build 15:
==> flow/design.v <==
module jt49_dcrm2 #(parameter sw=8) (
    input                clk,
    input                cen,
    input                rst,
    input         [sw-1:0]  din,
    output signed [sw-1:0]  dout
);
localparam dw=10;  
reg  signed [sw+dw:0] integ, exact, error;
reg  signed [sw:0] pre_dout;
reg signed [sw:0] q;
always @(*) begin
    exact = integ+error;
    q = exact[sw+dw:dw];
    pre_dout  = { 1'b0, din } - q;
end
assign dout = pre_dout[sw-1:0];
always @(posedge clk)
    if( rst ) begin
        integ <= {sw+dw+1{1'b0}};
        error <= {sw+dw+1{1'b0}};
    end else if( cen ) begin
        integ <= integ + pre_dout;  
        error <= exact-{q, {dw{1'b0}}};
    end
endmodule
module iir_1st_order
#(
	parameter COEFF_WIDTH = 18,
	parameter COEFF_SCALE = 15,
	parameter DATA_WIDTH  = 16,
	parameter COUNT_BITS  = 10
)
(
	input clk,
	input reset,
	input [COUNT_BITS - 1 : 0] div,
	input signed [COEFF_WIDTH - 1 : 0] A2, B1, B2,
   input signed [DATA_WIDTH - 1 :0] in,
   output [DATA_WIDTH - 1:0] out
);
	reg signed [DATA_WIDTH-1:0] x0,x1,y0;
	reg signed [DATA_WIDTH + COEFF_WIDTH - 1 : 0] out32;
	reg [COUNT_BITS - 1:0] count;
	assign out = y0;
	always @ (*) begin
		out32 <= (B1*x0 + B2*x1) - A2*y0;  
	end
	always @ (posedge clk) begin
		if(reset) begin
			count <= 0;
			x0 <= 0;
			x1 <= 0;
			y0 <= 0;
		end
		else begin
			count <= count + 1'd1;
			if (count == div - 1) begin
					count <= 0;
					y0 <= {out32[DATA_WIDTH + COEFF_WIDTH - 1] , out32[COEFF_SCALE + DATA_WIDTH - 2 : COEFF_SCALE]};
					x1 <= x0;
					x0 <= in;
			end
		end
	end
endmodule  
module iir_2nd_order
#(
	parameter COEFF_WIDTH = 18,
	parameter COEFF_SCALE = 14,
	parameter DATA_WIDTH  = 16,
	parameter COUNT_BITS  = 10
)
(
	input clk,
	input reset,
	input [COUNT_BITS - 1 : 0] div,
	input signed [COEFF_WIDTH - 1 : 0] A2, A3, B1, B2, B3,
   input signed [DATA_WIDTH - 1 : 0] in,
   output [DATA_WIDTH - 1 : 0] out
);
	reg signed [DATA_WIDTH-1 : 0] x0,x1,x2;
	reg signed [DATA_WIDTH-1 : 0] y0,y1;
	reg signed [(DATA_WIDTH + COEFF_WIDTH - 1) : 0] out32;
	reg [COUNT_BITS : 0] count;
	assign out = y0;
	always @ (*) begin
		out32 <= (B1*x0 + B2*x1 + B3*x2) - (A2*y0 + A3*y1);  
	end
	always @ (posedge clk) begin
		if(reset) begin
			count <=  0;
			x0 <= 0;
			x1 <= 0;
			x2 <= 0;
			y0 <= 0;
			y1 <= 0; 
		end
		else begin
			count <= count + 1'd1;
			if (count == div - 1) begin
					count <= 0;
					y1 <= y0;
					y0 <= {out32[DATA_WIDTH + COEFF_WIDTH - 1] , out32[(DATA_WIDTH + COEFF_SCALE - 2) : COEFF_SCALE]};
					x2 <= x1;
					x1 <= x0;
					x0 <= in;
			end
		end
	end
endmodule  
module arkanoid_lpf(
	input clk,
	input reset,
	input signed [15:0] in,
	output signed [15:0] out);
	wire [9:0] div = 10'd256;  
	wire signed [17:0] A2;
	wire signed [17:0] B2;
	wire signed [17:0] B1;
	wire signed [15:0] audio_post_lpf1;
	assign A2 = -18'd18211;
	assign B1 = 18'd7278;
	assign B2 = 18'd7278;
	iir_1st_order lpf6db(.clk(clk),
								.reset(reset),
								.div(div),
								.A2(A2),
								.B1(B1),
								.B2(B2),
								.in(in),
								.out(audio_post_lpf1)); 
	assign out = audio_post_lpf1;
endmodule
module arkanoid_audio
(
	input                clk_48m,
	input                reset,       
	input          [9:0] sound_raw,   
	input                pause,
	input                vol_boost,
	output signed [15:0] sound
);
reg [8:0] div;
always @(posedge clk_48m) begin
	if(!reset)
		div <= 9'd0;
	else
		div <= div + 9'd1;
end
wire dcrm_cen = !div;
wire signed [15:0] sound_dcrm;
jt49_dcrm2 #(16) dcrm
(
	.clk(clk_48m),
	.cen(dcrm_cen),
	.rst(~reset),
	.din({5'd0, sound_raw}),
	.dout(sound_dcrm)
);
wire signed [15:0] sound_filtered;
arkanoid_lpf lpf
(
	.clk(clk_48m),
	.reset(~reset),
	.in(sound_dcrm),
	.out(sound_filtered)
);
assign sound = pause ? 16'd0 : vol_boost ? (sound_filtered <<< 16'd5) : (sound_filtered <<< 16'd4);
endmodule
Settings: LEC_CHECK=0, CAP_MARGIN=20, CORE_MARGIN=2, CORE_UTILIZATION=61, SETUP_SLACK_MARGIN=3.41, SLEW_MARGIN=20; clock period 13.5 ns.
run.sh (not shown) runs the stock make flow with config.mk's settings and CLKGATE_MAP_FILE=.
Setup changes, build 15 to build 41
- a change of CORE_UTILIZATION from 61 to 70
- a change of CAP_MARGIN from 20 to 5
- an added CTS_CLUSTER_DIAMETER of 26
- Between build 15 and build 41, combinational power share is higher for build 41, build 15 comes in under that.
- Lower amount of wire on met3 after detailed routing was reported by build 15, not build 41.
- Compared with build 15, build 41 shows a non-filler instance count after layout that is about 2% lower.
- Delta (build 41 minus build 15): first-pass detailed-route iteration total shows an increase of 3, smallest hold slack lower.
Relative to build 41, the following input files were edited for build 29:
- CAP_MARGIN: 5 -> 20
- CTS_CLUSTER_DIAMETER: 26 -> unset
- CORE_UTILIZATION: 70 -> 71
- SETUP_SLACK_MARGIN: 3.41 -> -0.35
- the clock period (ns, I/O delays scaled along): 13.5 -> 8.26
Notes after the runs:
Although build 29 finished all stages, its layout failed final checks on setup timing.
Max synthesis-to-layout area growth across build 41 and build 29: build 29
The cell area reported for build 29 is greater than that of build 41 by 2800 µm².
Worst setup slack after layout in build 29 is 5.09 ns lower than in build 41
Against build 41 as the reference, build 29 delivers a higher global-route met2 utilization.
The inputs of build 12 differ from those of build 29 as listed below.
- a change of CORE_UTILIZATION from 71 to 69
- a deleted SETUP_SLACK_MARGIN that had been -0.35
- a change of the clock period (ns, I/O delays scaled along) from 8.26 to 12.3
Build 12 reached the final stage; the timing, design-rule and antenna checks on its layout passed. Compared with build 29, build 12 shows a higher worst setup slack. Run comparison: build 29 highest layer used for signal routing met5; build 12 highest layer used for signal routing met4. Lower arrival time at the worst endpoint among build 12 and build 29: build 29. Of build 12 and build 29, the higher total power belongs to build 29. The worst-path cell with the longest stage delay comes out sky130_fd_sc_hd__dfxtp_1 in one run and sky130_fd_sc_hd__fa_1 in the other, namely in build 12 and build 29 respectively. When build 12 is measured against build 29, its met3 layer usage reported by global route turns out 1.3 points lower. Build 12 ended up with lpf.lpf6db.x0[15] as its launch point of the worst path; build 29 ended up with lpf.lpf6db.x0[9]. Note that the DRC violation total after the first TritonRoute iteration recorded for build 12 amounts to 0.60 times the value seen in build 29. Between build 12 and build 29, setup TNS after final layout is higher for build 12, build 29 comes in under that.


Setup of build 46:
Starts from the design.v that is shown in full above.
clock: 8.89 ns
lec_check: 0
cap_margin: 20
cell_pad_in_sites_detail_placement: 0
core_aspect_ratio: 0.5
core_margin: 7
core_utilization: 20
cts_cluster_diameter: 292
cts_cluster_size: 99
gpl_routability_driven: 0
hold_slack_margin: 0.12
max_routing_layer: met4
min_routing_layer: met1
place_density: 0.64
slew_margin: 40
Status build 46: flow complete, layout not clean - negative setup slack
[inputs] build 57 vs build 46
Settings: CTS_CLUSTER_SIZE now 43, was 99; HOLD_SLACK_MARGIN now -0.08, was 0.12; PLACE_DENSITY now 0.38, was 0.64; CORE_ASPECT_RATIO now 0.89, was 0.5; CORE_UTILIZATION now 72, was 20; CORE_MARGIN now 2, was 7; SETUP_SLACK_MARGIN now -0.4, previously not set; CTS_CLUSTER_DIAMETER now 27, was 292.
==> results <==
Build 46 has a lower core utilization than build 57. [flow] build 57 | stages: complete | final checks: fail | reason: negative setup slack. Compared with build 46, build 57 shows a data required time of the worst path that is 0.02 ns lower. Against build 46, build 57 comes in 0.2 points higher on clock share of power. Any difference in non-clock buffer share of cell area between build 46 and build 57 is small enough to ignore. Across both runs, standard cell area after detailed placement was lower for build 57 than for build 46.
Input-level comparison between build 71 and build 57:
Settings: ABC_AREA now 1, previously not set; PLACE_DENSITY now 0.66, was 0.38; SETUP_SLACK_MARGIN now 2.18, was -0.4; CTS_CLUSTER_SIZE now 73, was 43.
==> comparison <==
Of build 71 and build 57, none finishes clean.
Relative to build 57, the chip area in the Yosys report measured on build 71 has increased by a few percent.
The register share after synthesis number comes out higher for build 57 vs build 71.
Of build 71 and build 57, the run reporting the lower setup slack of the worst register-to-register path was build 57.
Side by side, endpoint arrival time on the critical path turned out lower in build 71 than in build 57.
Area fraction in xor and xnor cells ends up higher on build 57.
Combinational cell power (lower): build 57
The design area in build 71 was higher than what build 57 gave.
met1 track demand over resource in global routing was lower in build 57 than in build 71.
[compare] base=build 57 new=build 71: worst-case reg-to-reg path depth went down 1; area share of fa/ha/maj cells after synthesis shrank by 1.9 points; sum of met2 wire segment lengths after detailed routing went up by about 20%.
Inputs modified between build 71 and build 60:
Settings: a change of PLACE_DENSITY from 0.66 to 0.64; a change of CTS_CLUSTER_SIZE from 73 to 55; a change of CORE_UTILIZATION from 72 to 20; a deleted ABC_AREA that had been 1; a deleted SETUP_SLACK_MARGIN that had been 2.18; a change of HOLD_SLACK_MARGIN from -0.08 to 0.12; a change of CTS_CLUSTER_DIAMETER from 27 to 292; a change of CORE_MARGIN from 2 to 7.
Notes after the runs:
Measured against each other, build 71 and build 60 differ in post-cts gate resize count, the higher figure coming from build 71.
Nothing crashed in build 60 and all stages finished; the problem is that the final layout failed, the offending checks being negative setup slack.
Max data arrival time of the worst path across build 71 and build 60: build 71
As far as sequential cell count goes, build 60 and build 71 are indistinguishable; the numbers are identical.
The run showing the greater summed standard-cell area reported by yosys is build 71.


## job 101
// arkanoid_audio: RTL as listed in full above, without the edits since
clock: 8.26 ns
lec_check: 0
abc_area: 1
cap_margin: 20
core_margin: 2
core_utilization: 71
cts_cluster_size: 72
setup_slack_margin: 0.77
slew_margin: 20
FAIL job 101 @ global routing (5_1_grt): tool exited with error
[inputs] job 102 vs job 101
- CORE_UTILIZATION: 71 -> 40
- CELL_PAD_IN_SITES_DETAIL_PLACEMENT: unset -> 2
- CTS_CLUSTER_SIZE: 72 -> unset
- HOLD_SLACK_MARGIN: unset -> 0.19
- SETUP_SLACK_MARGIN: 0.77 -> unset
- the clock period (ns, I/O delays scaled along): 8.26 -> 20.0
## What came out
Comparing job 101 against job 102, there is no change at all in portion of netlist area occupied by mux cells.
Looking at job 102 and job 101, the area share of fa/ha/maj cells after synthesis is a wash.
From job 101 to job 102 the numbers moved as follows: die boundary width +about 33%, initial core utilization moved down.
Floorplan check, job 102 vs job 101: die outline larger in job 102
Job 102: all stages complete, timing, DRC and antenna checks passed
Per the comparison of job 102 with job 101, number of instances in the placed design now larger; area fraction in xor and xnor cells closely matched the old numbers; vertical die dimension higher; HPWL reported at the end of detailed placement increased 44%.
Input-level comparison between job 103 and job 102:
- a change of CORE_UTILIZATION from 40 to 67
- a deleted ABC_AREA that had been 1
- an added SETUP_SLACK_MARGIN of -1.74
- a deleted CELL_PAD_IN_SITES_DETAIL_PLACEMENT that had been 2
- a deleted HOLD_SLACK_MARGIN that had been 0.19
- an added CTS_CLUSTER_SIZE of 18
- an added CTS_CLUSTER_DIAMETER of 146
Findings:
Of the two values seen for worst setup path startpoint, lpf.lpf6db.x0[15]$_SDFFE_PN0P_ was produced by job 102 and lpf.lpf6db.x0[8]$_SDFFE_PN0P_ by job 103. Route | job 103 vs job 102 | wire shorter in job 103. Job 103 ended up with a lower first-pass GRT wire length than job 102 did. Site row count shrinks by more than 10% when moving from job 102 to job 103.
### job 103 -> job 104
- an added ABC_AREA of 1
- a change of SETUP_SLACK_MARGIN from -1.74 to 3.85
- a change of CTS_CLUSTER_SIZE from 18 to 99
### Flow results
- Global-route wire length before repair: job 104 > job 103
- Quantity of hold-fixing buffers added after cts came out exactly the same in job 103 and job 104.
- When job 104 is measured against job 103, its global-route usage turns out 5.2 points higher.
- Post-cts repair resize count delta (job 103 -> job 104): insignificant
- Looking at total power, job 104 sits 29% higher than job 103 does.
- [compare] base=job 103 new=job 104: critical path depth rose 1, aggregate negative setup slack about even, average wire length per cell after detail routing rose about 7.5%.
- Going from job 103 to job 104, the length of routed met3 wiring was found to have gone up by 700 um.
- Total wire length, job 104 vs job 103: up by more than 10%
Here is what was changed in the inputs of job 105 compared with job 104.
- CTS_CLUSTER_DIAMETER: 146 -> 264
- SETUP_SLACK_MARGIN: 3.85 -> -1.74
- ABC_AREA: 1 -> unset
==> comparison <==
- Relative to job 104, initial antenna violation count has decreased by 1 in job 105.
- When the final numbers for job 105 and job 104 were put side by side, the xor and xnor fraction of the mapped netlist area turned out to be smaller in job 104.
- Count of cell instances traversed by the critical path is lower on job 105
- In job 105 relative to job 104, number of well taps had gone down slightly.
- Looking at sequential group share of total power, job 105 sits 4.9 points higher than job 104 does.
- Post-route minimum period | job 105 above job 104
- Job 105 vs job 104, source of the critical timing path: lpf.lpf6db.x0[8]$_SDFFE_PN0P_ vs lpf.lpf6db.x0[15]$_SDFFE_PN0P_
- Job 104 has lower share of total power in the clock network than job 105.
- The maximum clock frequency of job 105 is lower than that of job 104.
- Final routed wire length divided by cell count: job 105 vs job 104 down 1.3 um
- Compared with job 104, job 105 shows a iteration tally of the first detailed-router pass that is 3 lower.
- Going from job 104 to job 105, number of instances in the placed design shrinks by about 12%.


## PW
// arkanoid_audio: RTL as listed in full above, without the edits since
make LEC_CHECK=0 ABC_AREA=0 CAP_MARGIN=20 CELL_PAD_IN_SITES_DETAIL_PLACEMENT=2 CELL_PAD_IN_SITES_GLOBAL_PLACEMENT=2 CORE_ASPECT_RATIO=1.11 CORE_MARGIN=10 CORE_UTILIZATION=15 CTS_CLUSTER_DIAMETER=343 CTS_CLUSTER_SIZE=45 GPL_TIMING_DRIVEN=0 HOLD_SLACK_MARGIN=0.19 MAX_ROUTING_LAYER=met4 PLACE_DENSITY_LB_ADDON=0.04 SLEW_MARGIN=5 TNS_END_PERCENT=40 finish   # period 17.0 ns
PW completed every stage of the flow, and the final layout passed the timing, design-rule and antenna checks.
### PW -> MS
Settings: CORE_MARGIN changed from 10 to 2; HOLD_SLACK_MARGIN removed (was 0.19); ABC_AREA removed (was 0); CTS_CLUSTER_DIAMETER changed from 343 to 374; CELL_PAD_IN_SITES_DETAIL_PLACEMENT removed (was 2); CELL_PAD_IN_SITES_GLOBAL_PLACEMENT removed (was 2); GPL_TIMING_DRIVEN removed (was 0); SLEW_MARGIN changed from 5 to 20; CORE_ASPECT_RATIO removed (was 1.11); MAX_ROUTING_LAYER removed (was met4); TNS_END_PERCENT removed (was 40); CORE_UTILIZATION changed from 15 to 69; CTS_CLUSTER_SIZE changed from 45 to 98; PLACE_DENSITY_LB_ADDON removed (was 0.04); the clock period (ns, I/O delays scaled along) changed from 17.0 to 8.89.
==> comparison <==
Share of total power in sequential cells (MS over PW): increase, 1.5 points. In the final design statistics, MS uses fewer standard cells in total than PW. Status MS: flow complete, layout not clean - negative setup slack. Smallest setup slack after layout: MS lower than PW. Re floorplan row count: MS and PW aren't equal, and the lower value belongs to MS. On sequential fraction of total cell area, MS tracks PW almost exactly.


Starts from the design.v that is shown in full above.
Settings: LEC_CHECK=0, ABC_AREA=1, CAP_MARGIN=20, CORE_ASPECT_RATIO=1.45, CORE_MARGIN=2, CORE_UTILIZATION=72, CTS_CLUSTER_SIZE=10, PLACE_DENSITY=0.42, SETUP_SLACK_MARGIN=0.97, SLEW_MARGIN=20, TNS_END_PERCENT=15; clock period 8.82 ns.
The baseline stopped in 5_1_grt.
Change:
- ABC_AREA: 1 -> unset
- CORE_ASPECT_RATIO: 1.45 -> unset
- CORE_UTILIZATION: 72 -> 71
- CTS_CLUSTER_SIZE: 10 -> unset
- PLACE_DENSITY: 0.42 -> unset
- SETUP_SLACK_MARGIN: 0.97 -> unset
- TNS_END_PERCENT: 15 -> unset
- clock period: 8.82 -> 8.19 ns (I/O delays scaled with it)
What happened: This time the run finished but fails on negative setup slack. Die size came out lower by 2.4%. Synthesized area fell by 3.7%. Synthesized cell count shrinks by 13%.
Change:
- CORE_UTILIZATION: 71 -> 40
- clock period: 8.19 -> 10.3 ns (I/O delays scaled with it)
Effect: This time the run completed with no timing, DRC or antenna violations; sequential power drops by 20%; register-to-register slack improves by 2.0 ns; global-route usage drops by 20 points; hold slack barely changes; final area drops by 11%.
Change:
- CORE_UTILIZATION: 40 -> 67
- CTS_CLUSTER_DIAMETER: unset -> 399
- CTS_CLUSTER_SIZE: unset -> 100
- SETUP_SLACK_MARGIN: unset -> 0.34
- clock period: 10.3 -> 20.0 ns (I/O delays scaled with it)
Cell area came out lower by a few percent.
Sequential cell count stays the same.
Clock power is lower by well over a third.
Sequential power shrinks by well over a third.
Total power fell by well over a third.
Maximum frequency came out lower by a few percent.
Via count increases by a few percent.
Utilization rises by 28 points.
Setup slack improves by 9.3 ns.
Change:
- ABC_AREA: unset -> 1
- CELL_PAD_IN_SITES_DETAIL_PLACEMENT: unset -> 1
- CELL_PAD_IN_SITES_GLOBAL_PLACEMENT: unset -> 3
- CORE_MARGIN: 2 -> 8
- CORE_UTILIZATION: 67 -> 54
- CTS_CLUSTER_DIAMETER: 399 -> unset
- CTS_CLUSTER_SIZE: 100 -> 90
- GPL_ROUTABILITY_DRIVEN: unset -> 0
- PLACE_DENSITY_LB_ADDON: unset -> 0.16
- SETUP_SLACK_MARGIN: 0.34 -> -1.72
- SLEW_MARGIN: 20 -> 35
- TNS_END_PERCENT: unset -> 5
Effect: The changed run never finished: it broke off in 3_1_place_gp_skip_io; synthesized area came out higher by 3.9%; die area grows by 43%; synthesized cell count increases by 15%.
Change:
- ABC_AREA: 1 -> unset
- CELL_PAD_IN_SITES_DETAIL_PLACEMENT: 1 -> unset
- CELL_PAD_IN_SITES_GLOBAL_PLACEMENT: 3 -> unset
- CORE_MARGIN: 8 -> 2
- CORE_UTILIZATION: 54 -> 67
- CTS_CLUSTER_DIAMETER: unset -> 146
- CTS_CLUSTER_SIZE: 90 -> 98
- GPL_ROUTABILITY_DRIVEN: 0 -> unset
- PLACE_DENSITY: unset -> 0.4
- PLACE_DENSITY_LB_ADDON: 0.16 -> unset
- SETUP_SLACK_MARGIN: -1.72 -> -1.74
- SLEW_MARGIN: 35 -> 20
- TNS_END_PERCENT: 5 -> unset
Outcome: With this change the flow produced a clean layout. Die area shrinks by about 30%. Synthesized area shrinks by 3.7%. Synthesized cell count shrinks by 13%.
Power is estimated from default activity; no workload was simulated.
